// smm
module smm(input clk, reset,
           input [7:0] readdata,
           output we, 
			  output [15:0] address,
			  output [7:0] writedata);
For scale: about 68 flip-flops, about 35 I/O pins.
clock: 3.88 ns
lec_check: 0
abc_area: 1
cap_margin: 20
core_margin: 2
core_utilization: 69
cts_cluster_size: 34
place_density: 0.6
setup_slack_margin: -0.21
slew_margin: 20
run.sh (not shown) runs the stock make flow with config.mk's settings and CLKGATE_MAP_FILE=.
The baseline completed, yet does not pass: negative setup slack.
Then changed:
- ABC_AREA: 1 -> default
- CORE_UTILIZATION: 69 -> 66
- CTS_CLUSTER_SIZE: 34 -> default
- PLACE_DENSITY: 0.6 -> default
- SETUP_SLACK_MARGIN: -0.21 -> 0.89
- clock period: 3.88 -> 3.39 ns (I/O delays scaled with it)
Now the flow died in clock tree synthesis (4_1_cts) (DPL-0033).
Die size climbs by 0.92%.
Synthesized area went down by 3.4%.
Synthesized cell count came out lower by 26%.
Then changed:
- CELL_PAD_IN_SITES_DETAIL_PLACEMENT: default -> 2
- CORE_UTILIZATION: 66 -> 56
- MIN_ROUTING_LAYER: default -> met2
- SETUP_SLACK_MARGIN: 0.89 -> default
- clock period: 3.39 -> 5.0 ns (I/O delays scaled with it)
After rerunning:
- The new run never finished: it broke off in detailed placement (3_5_place_dp)
- synthesized cell count does not change
- synthesized area stays the same
- die area is higher by 17%
Then changed:
- CELL_PAD_IN_SITES_DETAIL_PLACEMENT: 2 -> default
- CORE_UTILIZATION: 56 -> 52
- CTS_CLUSTER_DIAMETER: default -> 232
- CTS_CLUSTER_SIZE: default -> 100
- MIN_ROUTING_LAYER: met2 -> default
- PLACE_DENSITY: default -> 0.84
- SETUP_SLACK_MARGIN: default -> -0.06
- SLEW_MARGIN: 20 -> 40
- TNS_END_PERCENT: default -> 10
Result: Now the flow finished with timing, DRC and antenna clean. Die area grows by 7.4%. Synthesized cell count stays the same. Synthesized area is unchanged.

---

The RTL this note starts from:
==> flow/design.v <==
module datapath(input clk, reset, weCU, buffIRCU, buffAHCU,
                input buffALCU, buffRCU, srcbmuxCU, adrmuxCU,
			       input [1:0] acmuxCU, pcmuxCU,
			       input [2:0] aluopCU,
			       input [7:0] memdata,
			       output [15:0] address,
			       output [7:0] writedata, instrCU,
			       output zeroCU);
wire [7:0]  adrHout, buffIRout, buffAHout, buffALout, srcbmuxout;
wire [7:0]  acout, acmuxout, rout, buffRout, aluout;
wire [15:0] pcout, pcaddout, mdaout, pcmuxout, adrmuxout;
flopr #(8) IR(clk, reset, buffIRout, instrCU);
flopr #(8) adrH(clk, reset, buffAHout, adrHout);
buff buffIR(clk, reset, memdata, buffIRCU, buffIRout);
buff buffadrH(clk, reset, memdata, buffAHCU, buffAHout);
buff buffadrL(clk, reset, memdata, buffALCU, buffALout);
mux3 #(8) acmux(aluout, memdata, rout, acmuxCU, acmuxout);
flopr #(8) AC(clk, reset, acmuxout, acout);
flopr #(8) R(clk, reset, buffRout, rout);
buff buffR(clk, reset, acout, buffRCU, buffRout);
mux2 #(8) srcbmux(rout, 8'b00000001, srcbmuxCU, srcbmuxout);
alu alu(acout, srcbmuxout, aluopCU, aluout, zeroCU);
flopr #(16) PC(clk, reset, pcmuxout, pcout);
mux3 #(16) pcmux(pcout, pcaddout, {adrHout, buffALout}, pcmuxCU, pcmuxout);
adder pcadder(pcout, 16'b000000000000001, pcaddout);
flopr #(16) MDA(clk, reset, {adrHout, buffALout}, mdaout);
mux2 #(16) addressmux(pcout, mdaout, adrmuxCU, adrmuxout);
assign address = adrmuxout;
assign writedata = aluout;
endmodule
module mux2 # (parameter WIDTH = 8)
(input  [WIDTH-1:0] a0, a1,
 input s,
 output [WIDTH-1:0] y);
  assign y = s ? a1 : a0;
endmodule
module mux3 # (parameter WIDTH = 8)
(input  [WIDTH-1:0] a0, a1, a2,
 input  [1:0] s,
 output [WIDTH-1:0] y);
  assign y = s[1] ? a2 : (s[0] ? a1 : a0); 
endmodule
module flopr # (parameter WIDTH = 8)
(input clk, reset,
 input [WIDTH-1:0] d,
 output reg [WIDTH-1:0] q);
 always @ (posedge clk, posedge reset)
   if (reset) q <= 0;
   else q <= d;
endmodule
module buff(input clk, reset, input[7:0] a, input s, output [7:0] y);
  reg [7:0] q;
  assign y = (s == 1) ? a : q;
  always @ (posedge clk, posedge reset)
    if (reset) q <= 0;
    else q <= y;
endmodule
module adder(input [15:0] a, b, output [15:0] y);
assign y = a + b;
endmodule
module alu (a, b, sel, out, zero);
    input [7:0] a,b;
    input [2:0] sel; 
    output reg [7:0] out;
    output reg zero;
    always @ (*) 
    begin 
        case(sel) 
		      3'b000:   
	begin
		out = a; 
		if (out == 0) zero = 1;  
		else zero = 0; 
          end
            3'b001:   
	begin
		out = a+b;  
		if (out == 0)
		 zero = 1;  
		else
		zero = 0;
          end     
            3'b010:   
	begin
		out = a-b;  
		if (out == 0) zero = 1;  
		else zero = 0;
          end 
            3'b011:   
	begin
		out = 0; 
		zero = 1;
          end
			   3'b100:   
	begin
		out = a & b; 
		if (out == 0)
		 zero = 1;  
		else
		zero = 0;
          end
		     3'b101:   
	begin
		out = a | b; 
		if (out == 0) zero = 1;  
		else zero = 0; 
          end
			  3'b110:   
	begin
		out = a ^ b; 
		if (out == 0) zero = 1;  
		else zero = 0; 
          end		 
			  3'b111:   
	begin
		out = ~a; 
		if (out == 0) zero = 1;  
		else zero = 0; 
          end
        endcase
    end
endmodule
module controller(input clk, reset, zflag, 
                  input [7:0] opcode, 
						output buffIR, buffAH, buffAL, buffR, srcbmux, adrmux, we,
			         output [1:0] pcmux, acmux, 
						output [2:0] aluop);
  maindec md(clk, reset, zflag, opcode, buffAL, buffR, buffIR, buffAH, srcbmux, adrmux, we, pcmux, acmux, aluop);
endmodule
module maindec(input clk, reset, zflag, 
               input [7:0] opcode, 
					output buffAL, buffR, buffIR, buffAH, srcbmux, adrmux, we,
			      output [1:0] pcmux, acmux,
					output [2:0] aluop);
  reg [13:0] controls;
  reg [3:0] state, nextstate;
  assign {buffAL, buffAH, buffIR, acmux, buffR, srcbmux, aluop, pcmux, adrmux, we} = controls;
  parameter fetch = 4'b0000;
  parameter decode = 4'b0001;
  parameter getah = 4'b0010;
  parameter getal = 4'b0011;
  parameter loaddata = 4'b0100;
  parameter storedata = 4'b0101;
  parameter jumpinstr = 4'b0110;
  parameter alu = 4'b0111;
  parameter r_to_ac = 4'b1000;
  parameter ac_to_r = 4'b1001;
  parameter ahfetch = 4'b1010;
  parameter pcinc = 4'b1011;
  parameter NOP = 8'h00;
  parameter LDAC = 8'h01;
  parameter STAC = 8'h02;
  parameter MVAC = 8'h03;
  parameter MOVR = 8'h04;
  parameter JUMP = 8'h05;
  parameter JMPZ = 8'h06;
  parameter JPNZ = 8'h07;
  parameter ADD = 8'h08;
  parameter SUB = 8'h09;
  parameter INAC = 8'h0A;
  parameter CLAC = 8'h0B;
  parameter AND = 8'h0C;
  parameter OR = 8'h0D;
  parameter XOR = 8'h0E;
  parameter NOT = 8'h0F;
  always @(posedge clk, posedge reset)
    if (reset)  state <= fetch;
	 else        state <= nextstate;
  always @(*)
  begin  
    case(state)
	   fetch: nextstate <= decode;
		decode: case(opcode)
		          NOP: nextstate <= pcinc;
					 LDAC: nextstate <= ahfetch;
					 STAC: nextstate <= ahfetch;
					 MVAC: nextstate <= ac_to_r;
					 MOVR: nextstate <= r_to_ac;
					 JUMP: nextstate <= ahfetch;
					 JMPZ: nextstate <= ahfetch;
					 JPNZ: nextstate <= ahfetch;
					 default: nextstate <= alu;
				 endcase
		 getah: nextstate <= getal;
		 getal: if (opcode == STAC)      nextstate <= storedata;
		        else if (opcode == LDAC) nextstate <= loaddata;
				  else if ((opcode == JMPZ) & ~zflag) nextstate <= pcinc;
				  else if ((opcode == JPNZ) & zflag)  nextstate <= pcinc;
				  else                     nextstate <= jumpinstr;
		 jumpinstr: nextstate <= fetch;
		 storedata: nextstate <= fetch;
		 loaddata: nextstate <= fetch;
		 ac_to_r: nextstate <= fetch;
		 r_to_ac: nextstate <= fetch;
		 alu: nextstate <= fetch;
		 ahfetch: nextstate <= getah;
		 pcinc: nextstate <= fetch;
		 default: nextstate <= fetch;
	 endcase
  end
  always @(*)
  begin
    case(state)
	   fetch: controls <= 14'b00100000000000;
		decode: controls <= 14'b00000000000000;
		getah: controls <= 14'b01000000000100;
		getal: controls <= 14'b10000000000000;
		storedata: controls <= 14'b00000000000111;
		loaddata: controls <=  14'b00001000000110;
		ac_to_r: controls <= 14'b00000100000100;
		r_to_ac: controls <= 14'b00010000000100;
		jumpinstr: controls <= 14'b00000000001010;
		ahfetch: controls <= 14'b00000000000100;
		pcinc: controls <= 14'b00000000000100;
		alu:
		begin
		  case(opcode)
		    ADD: controls <= 14'b00000000010100;
			 SUB: controls <= 14'b00000000100100;
			 INAC: controls <= 14'b00000010010100;
			 CLAC: controls <= 14'b00000000110100;
			 AND: controls <= 14'b00000001000100;
			 OR: controls <= 14'b00000001010100;
			 XOR: controls <= 14'b00000001100100;
			 NOT: controls <= 14'b00000001110100;
			 default: controls <= 14'b00000000000000;
		  endcase
		end
		default: controls <= 14'b00000000000000;
    endcase
  end
endmodule
module smm(input clk, reset,
           input [7:0] readdata,
           output we, 
			  output [15:0] address,
			  output [7:0] writedata);
wire buffR, buffIR, buffAH, mdamux, buffAL, adrmux, srcbmux;
wire [1:0] pcmux, acmux;
wire [2:0] aluop;
wire [15:0] addr;
wire [7:0] wdata, instr;
wire zero;
datapath dp(clk, reset, we, buffIR, buffAH, buffAL, buffR, srcbmux, adrmux, acmux, pcmux, aluop, readdata, addr, wdata, instr, zero);
controller cu(clk, reset, zero, instr, buffIR, buffAH, buffAL, buffR, srcbmux, adrmux, we, pcmux, acmux, aluop);
assign writedata = wdata;
assign address = addr;
endmodule
clock: 2.65 ns
lec_check: 0
cap_margin: 20
core_margin: 2
core_utilization: 55
cts_cluster_size: 37
setup_slack_margin: 0.72
slew_margin: 20
tns_end_percent: 5
The starting point ran to the end with violations: negative setup slack.
Change:
--- a/flow/config.mk
+++ b/flow/config.mk
@@ -9,6 +9,4 @@
 export CORE_MARGIN = 2
-export CORE_UTILIZATION = 55
-export CTS_CLUSTER_SIZE = 37
-export SETUP_SLACK_MARGIN = 0.72
+export CORE_UTILIZATION = 40
+export PLACE_DENSITY = 0.6
 export SLEW_MARGIN = 20
-export TNS_END_PERCENT = 5
==> flow/constraint.sdc (replaced) <==
create_clock -name core_clock -period 5.0 [get_ports {clk}]
set_input_delay 1.0000 -clock core_clock [delete_from_list [all_inputs] [get_ports {clk}]]
set_output_delay 1.0000 -clock core_clock [all_outputs]
set_load 0.01 [all_outputs]
Effect: The changed run finished clean; synthesized area does not change; first-iteration DRC count went down by a quarter to a third; non-clock buffer count came out lower by 118; clock-buffer cell count goes down by 1; final area went down by about a fifth; worst setup slack gains 1.5 ns; critical path depth does not change.
Change:
--- a/flow/config.mk
+++ b/flow/config.mk
@@ -7,6 +7,10 @@
 export LEC_CHECK = 0
-export CAP_MARGIN = 20
+export CAP_MARGIN = 35
 export CORE_MARGIN = 2
-export CORE_UTILIZATION = 40
-export PLACE_DENSITY = 0.6
+export CORE_UTILIZATION = 52
+export CTS_CLUSTER_DIAMETER = 232
+export CTS_CLUSTER_SIZE = 100
+export PLACE_DENSITY = 0.86
+export SETUP_SLACK_MARGIN = -0.5
 export SLEW_MARGIN = 20
+export TNS_END_PERCENT = 10
After rerunning: With this change the flow finished but fails on negative setup slack; cell area came out lower by a few percent; cell count went down by a few percent; total power fell by a few percent; sequential power stays flat; wire length drops by a little under a tenth; global-route usage goes up by 4.6 points; core utilization came out higher by 13 points; critical path depth shrinks by 1; die area falls by about a fifth.
Change:
--- a/flow/config.mk
+++ b/flow/config.mk
@@ -7,9 +7,8 @@
 export LEC_CHECK = 0
-export CAP_MARGIN = 35
-export CORE_MARGIN = 2
+export CAP_MARGIN = 20
+export CORE_MARGIN = 9
 export CORE_UTILIZATION = 52
 export CTS_CLUSTER_DIAMETER = 232
-export CTS_CLUSTER_SIZE = 100
-export PLACE_DENSITY = 0.86
-export SETUP_SLACK_MARGIN = -0.5
+export CTS_CLUSTER_SIZE = 98
+export PLACE_DENSITY = 0.37
 export SLEW_MARGIN = 20
Effect: With this change the flow finished with timing, DRC and antenna clean. Total power is higher by 3.4%. Via count shrinks by 0.61%. Non-clock buffer count came out lower by 4. Count of clock-buffer cells in the layout stays the same. Synthesized area stays the same. Sequential cell count stays the same.
Power and IR drop assume default switching activity.
